==> inputs of trial 44 <==
// mul
module mul(
    input  wire        clk,
    input  wire        rst,
    input  wire [63:0] lm,
    input  wire [63:0] rm,
    input  wire [1:0]  Data_type,
    output reg  [19:0] mul_out
);
export LEC_CHECK = 0
export CAP_MARGIN = 20
export CORE_ASPECT_RATIO = 0.5
export CORE_MARGIN = 2
export CORE_UTILIZATION = 72
export CTS_CLUSTER_DIAMETER = 356
export CTS_CLUSTER_SIZE = 100
export PLACE_DENSITY = 0.36
export SETUP_SLACK_MARGIN = -0.33
export SLEW_MARGIN = 20
export TNS_END_PERCENT = 10
create_clock -name core_clock -period 3.32 [get_ports {clk}]
run.sh (not shown) runs the stock make flow with config.mk's settings and CLKGATE_MAP_FILE=.
==> inputs of trial 54, as changes to trial 44 <==
- CORE_ASPECT_RATIO: 0.5 -> default
- CORE_UTILIZATION: 72 -> 57
- CTS_CLUSTER_DIAMETER: 356 -> default
- CTS_CLUSTER_SIZE: 100 -> 35
- PLACE_DENSITY: 0.36 -> default
- SETUP_SLACK_MARGIN: -0.33 -> default
- TNS_END_PERCENT: 10 -> default
==> flow/constraint.sdc (replaced) <==
create_clock -name core_clock -period 5.11 [get_ports {clk}]
set_input_delay 1.0220 -clock core_clock [delete_from_list [all_inputs] [get_ports {clk}]]
set_output_delay 1.0220 -clock core_clock [all_outputs]
set_load 0.01 [all_outputs]
==> flow_summary.ini <==
; implementation run metrics
[placement]
post-dp-hpwl_um = 134000
gp_congestion = 1.00
place_area_mm2 = 0.0589

[finish]
largest_class = combinational gates

[critical_path]
worst-path-buf-inv = 5

[floorplan]
core_area_mm2 = 0.0791
fp_util = 0.577
row_count = 103
die_area_mm2 = 0.0823

[sta]
setup_viol = 16
worst_slack_ps = -150

[run_status]
status = complete, but fails checks
failed_checks = negative setup slack

[worst_hold_path]
hold_start = pp_reg[6][0]

[pwr]
vdd_drop_max_uv = 1100

[global_routing]
overflow = 0
The numbers above come from trial 54.

==> flow_summary.ini <==
; flow metrics
[floorplan]
row_count = 65
core_area_mm2 = 0.0629
io_pins = 152
die_area_mm2 = 0.0655
fp_util = 0.726

[synthesis]
synth_warnings = 8
xor_share = 0.0639
yosys-top-cells-count = 601 x a21oi_1, 584 x nor2_1, 540 x ha_1, 538 x o21ai_0, 489 x nand2_1
ys_area_mm2 = 0.0456
syn_area_mm2 = 0.0456
synth.most_common_cell = a21oi_1
topCombFamilyByArea = adder cells

[placement]
post-dp-hpwl_um = 159000
gp_congestion = 1.17
dp_cells = 8376
place_area_mm2 = 0.0589

[run_status]
status = aborted with a tool error
error = [ERROR DPL-0033] detailed placement checks failed during check placement.
failed_stage = clock tree synthesis (4_1_cts)
The numbers above come from trial 44.


* * *

==> inputs of run a <==
Starting RTL as in the previous note.
make LEC_CHECK=0 CAP_MARGIN=0 CELL_PAD_IN_SITES_DETAIL_PLACEMENT=2 CELL_PAD_IN_SITES_GLOBAL_PLACEMENT=2 CORE_ASPECT_RATIO=0.84 CORE_MARGIN=7 CORE_UTILIZATION=49 CTS_CLUSTER_DIAMETER=24 CTS_CLUSTER_SIZE=24 GPL_ROUTABILITY_DRIVEN=1 GPL_TIMING_DRIVEN=1 MIN_ROUTING_LAYER=met2 PLACE_DENSITY_LB_ADDON=0.12 SLEW_MARGIN=30 TNS_END_PERCENT=40 finish   # period 5.22 ns
==> run b: changes against run a <==
CAP_MARGIN = 10   (was 0)
CELL_PAD_IN_SITES_DETAIL_PLACEMENT = unset   (was 2)
CELL_PAD_IN_SITES_GLOBAL_PLACEMENT = unset   (was 2)
CORE_ASPECT_RATIO = unset   (was 0.84)
CORE_MARGIN = 2   (was 7)
CORE_UTILIZATION = 66   (was 49)
CTS_CLUSTER_DIAMETER = unset   (was 24)
CTS_CLUSTER_SIZE = 40   (was 24)
GPL_ROUTABILITY_DRIVEN = unset   (was 1)
GPL_TIMING_DRIVEN = unset   (was 1)
MIN_ROUTING_LAYER = unset   (was met2)
PLACE_DENSITY_LB_ADDON = unset   (was 0.12)
SLEW_MARGIN = 20   (was 30)
TNS_END_PERCENT = unset   (was 40)
==> flow/constraint.sdc (replaced) <==
create_clock -name core_clock -period 5.32 [get_ports {clk}]
set_input_delay 1.0640 -clock core_clock [delete_from_list [all_inputs] [get_ports {clk}]]
set_output_delay 1.0640 -clock core_clock [all_outputs]
set_load 0.01 [all_outputs]
==> notes <==
Run b finished but failed the layout checks on setup timing. Run a never finished: it broke off in 3_5_place_dp.
In run b the die size is lower than in run a, by 30%.
In synthesized cell count, run a and run b do not differ.
In synthesized area, run b and run a do not differ.

* * *

==> inputs of job 9460 <==
Starting RTL as in the previous note.
## mul
module mul(
    input  wire        clk,
    input  wire        rst,
    input  wire [63:0] lm,
    input  wire [63:0] rm,
    input  wire [1:0]  Data_type,
    output reg  [19:0] mul_out
);
export LEC_CHECK = 0
export ABC_AREA = 1
export CAP_MARGIN = 0
export CORE_MARGIN = 2
export CORE_UTILIZATION = 72
export CTS_CLUSTER_DIAMETER = 362
export CTS_CLUSTER_SIZE = 15
export GPL_ROUTABILITY_DRIVEN = 0
export HOLD_SLACK_MARGIN = 0.29
export PLACE_DENSITY_LB_ADDON = 0.01
export SETUP_SLACK_MARGIN = 0.46
export SLEW_MARGIN = 40
create_clock -name core_clock -period 1.75 [get_ports {clk}]
==> inputs of job 1716, as changes to job 9460 <==
==> flow/config.mk (replaced) <==
export PLATFORM = sky130hd
export DESIGN_NAME = mul
export DESIGN_NICKNAME = mul
export VERILOG_FILES = /design/flow/design.v
export SDC_FILE = /design/flow/constraint.sdc
export NUM_CORES = 4
export LEC_CHECK = 0
export CAP_MARGIN = 20
export CORE_MARGIN = 2
export CORE_UTILIZATION = 66
export CTS_CLUSTER_SIZE = 33
export SETUP_SLACK_MARGIN = 0.87
export SLEW_MARGIN = 20
==> flow/constraint.sdc (replaced) <==
create_clock -name core_clock -period 3.47 [get_ports {clk}]
set_input_delay 0.6940 -clock core_clock [delete_from_list [all_inputs] [get_ports {clk}]]
set_output_delay 0.6940 -clock core_clock [all_outputs]
set_load 0.01 [all_outputs]
==> summary of the runs <==
Of job 9460 and job 1716, job 9460 has the higher synthesized cell count (gap about 1.2%, measured against job 1716).
Job 9460 failed in 3_5_place_dp. Job 1716 died in 4_1_cts, error DPL-0033.
Against job 9460, the area after synthesis of job 1716 is larger by 7.5%.
Of job 9460 and job 1716, job 1716 has the higher die size (gap about 15%, measured against job 1716).
